Design sample_dsp, start of the top module:
module sample_dsp(
	input         clk_20M,
	input         rst_n,
	input         WR,
	input         RD,
	input         CS0,
	input  [7:0]  DSP_Add,
	input  [15:0] DSP_Data_in,
	output [15:0] DSP_Data_out,
	output        DSP_Data_oe,
	input  [6:0]  chAn,
	input  [6:0]  chBn,
	input  [15:0] data_in,
	input         busy0,
	output [3:0]  LED,
	output        cs0_n,
	output        cs1_n,
	output        convst,
	output        enc_rst
);
Size in the first run: ~4000 cells after synthesis, roughly 85 I/O pins.
export LEC_CHECK = 0
export ABC_AREA = 1
export CAP_MARGIN = 5
export CELL_PAD_IN_SITES_GLOBAL_PLACEMENT = 0
export CORE_MARGIN = 2
export CORE_UTILIZATION = 72
export CTS_CLUSTER_SIZE = 15
export GPL_ROUTABILITY_DRIVEN = 0
export GPL_TIMING_DRIVEN = 1
export PLACE_DENSITY_LB_ADDON = 0.05
export SLEW_MARGIN = 20
export TNS_END_PERCENT = 70
create_clock -name core_clock -period 2.46 [get_ports {clk_20M}]
run.sh (not shown) runs the stock make flow with config.mk's settings and CLKGATE_MAP_FILE=.
The first run finished but fails on negative setup slack.
Edit:
Settings changed: CELL_PAD_IN_SITES_GLOBAL_PLACEMENT 0 to not set, CTS_CLUSTER_DIAMETER set to 368, CTS_CLUSTER_SIZE 15 to 14, GPL_ROUTABILITY_DRIVEN 0 to not set, GPL_TIMING_DRIVEN 1 to not set, PLACE_DENSITY_LB_ADDON 0.05 to 0.3, SETUP_SLACK_MARGIN set to -0.16, TNS_END_PERCENT 70 to not set.
What happened: The changed run finished but failed the layout checks on negative setup slack. Synthesized cell count stays the same. Worst setup slack is better by 32 ps. Via count goes down slightly. Fmax is higher slightly.
Edit:
Settings changed: ABC_AREA 1 to not set, CAP_MARGIN 5 to 20, CORE_UTILIZATION 72 to 60, CTS_CLUSTER_DIAMETER 368 to not set, CTS_CLUSTER_SIZE 14 to not set, PLACE_DENSITY_LB_ADDON 0.3 to not set, SETUP_SLACK_MARGIN -0.16 to not set.
Clock period 2.46 ns to 2.36 ns, I/O delays scaled along.
The new run finished but fails on negative setup slack.
Cell area rose by about 16%.
Worst setup slack loses 970 ps.
Sequential power rose by about 3%.
Edit:
Settings changed: CAP_MARGIN 20 to 5, CORE_UTILIZATION 60 to 72, CTS_CLUSTER_DIAMETER set to 88, PLACE_DENSITY set to 0.67, SETUP_SLACK_MARGIN set to 0.88.
Clock period 2.36 ns to 3.56 ns, I/O delays scaled along.
What happened: The changed run completed, yet does not pass: negative setup slack; area after synthesis is unchanged; power came out lower by 34%; setup slack gets better by 910 ps; synthesized cell count stays the same; wire length came out higher by 12%; non-clock buffer count came out lower by 364; flip-flop count is unchanged.
Edit:
Settings changed: ABC_AREA set to 1, CAP_MARGIN 5 to 20, CORE_ASPECT_RATIO set to 0.69, CTS_CLUSTER_DIAMETER 88 to 394, CTS_CLUSTER_SIZE set to 99, PLACE_DENSITY 0.67 to not set, SETUP_SLACK_MARGIN 0.88 to 0.3.
Clock period 3.56 ns to 2.1 ns, I/O delays scaled along.
Now the flow never finished: it broke off in global routing (5_1_grt).
Synthesized cell count rises by 47%.
Die size rises by 2.5%.
Area after synthesis climbs by 2.5%.
Edit:
Settings changed: CAP_MARGIN 20 to 5, CORE_ASPECT_RATIO 0.69 to not set, CTS_CLUSTER_DIAMETER 394 to 368, CTS_CLUSTER_SIZE 99 to not set, PLACE_DENSITY set to 0.67, SETUP_SLACK_MARGIN 0.3 to -0.16.
Clock period 2.1 ns to 2.46 ns, I/O delays scaled along.
Effect: This time the run produced a layout that fails on negative setup slack. Area after synthesis is unchanged. Synthesized cell count stays the same. Die size stays flat.

---

sample_dsp again, from the RTL that the note above started with.
clock: 7.88 ns
lec_check: 0
cap_margin: 20
cell_pad_in_sites_detail_placement: 1
cell_pad_in_sites_global_placement: 3
core_aspect_ratio: 1.82
core_margin: 5
core_utilization: 50
cts_cluster_size: 54
gpl_routability_driven: 1
gpl_timing_driven: 0
hold_slack_margin: 0.26
max_routing_layer: met4
place_density_lb_addon: 0.11
setup_slack_margin: -0.39
slew_margin: 20
tns_end_percent: 70
The starting point completed with no timing, DRC or antenna violations.
Then changed:
Settings changed: ABC_AREA from default to 1, CAP_MARGIN 20 to 10, CELL_PAD_IN_SITES_DETAIL_PLACEMENT 1 to 0.
After rerunning: Now the flow stopped in global placement without I/O. Synthesized cell count is higher by 47%. Synthesized area increases by 2.5%. Die area goes up by 2.4%.
Then changed:
Settings changed: ABC_AREA 1 to default, CAP_MARGIN 10 to 20, CELL_PAD_IN_SITES_DETAIL_PLACEMENT 0 to default, CELL_PAD_IN_SITES_GLOBAL_PLACEMENT 3 to default, CORE_ASPECT_RATIO 1.82 to default, CORE_MARGIN 5 to 2, CORE_UTILIZATION 50 to 72, CTS_CLUSTER_DIAMETER from default to 394, CTS_CLUSTER_SIZE 54 to 99, GPL_ROUTABILITY_DRIVEN 1 to default, GPL_TIMING_DRIVEN 0 to default, HOLD_SLACK_MARGIN 0.26 to default, MAX_ROUTING_LAYER met4 to default, PLACE_DENSITY_LB_ADDON 0.11 to default, SETUP_SLACK_MARGIN -0.39 to default, TNS_END_PERCENT 70 to default.
Clock period 7.88 ns to 2.1 ns, I/O delays scaled along.
This time the run ended with an error in global routing (GRT-0232). Die size came out lower by 35%. Area after synthesis falls by 2.4%. Synthesized cell count drops by 32%.
Power figures rest on the tool's default switching activity, not on a simulated workload.
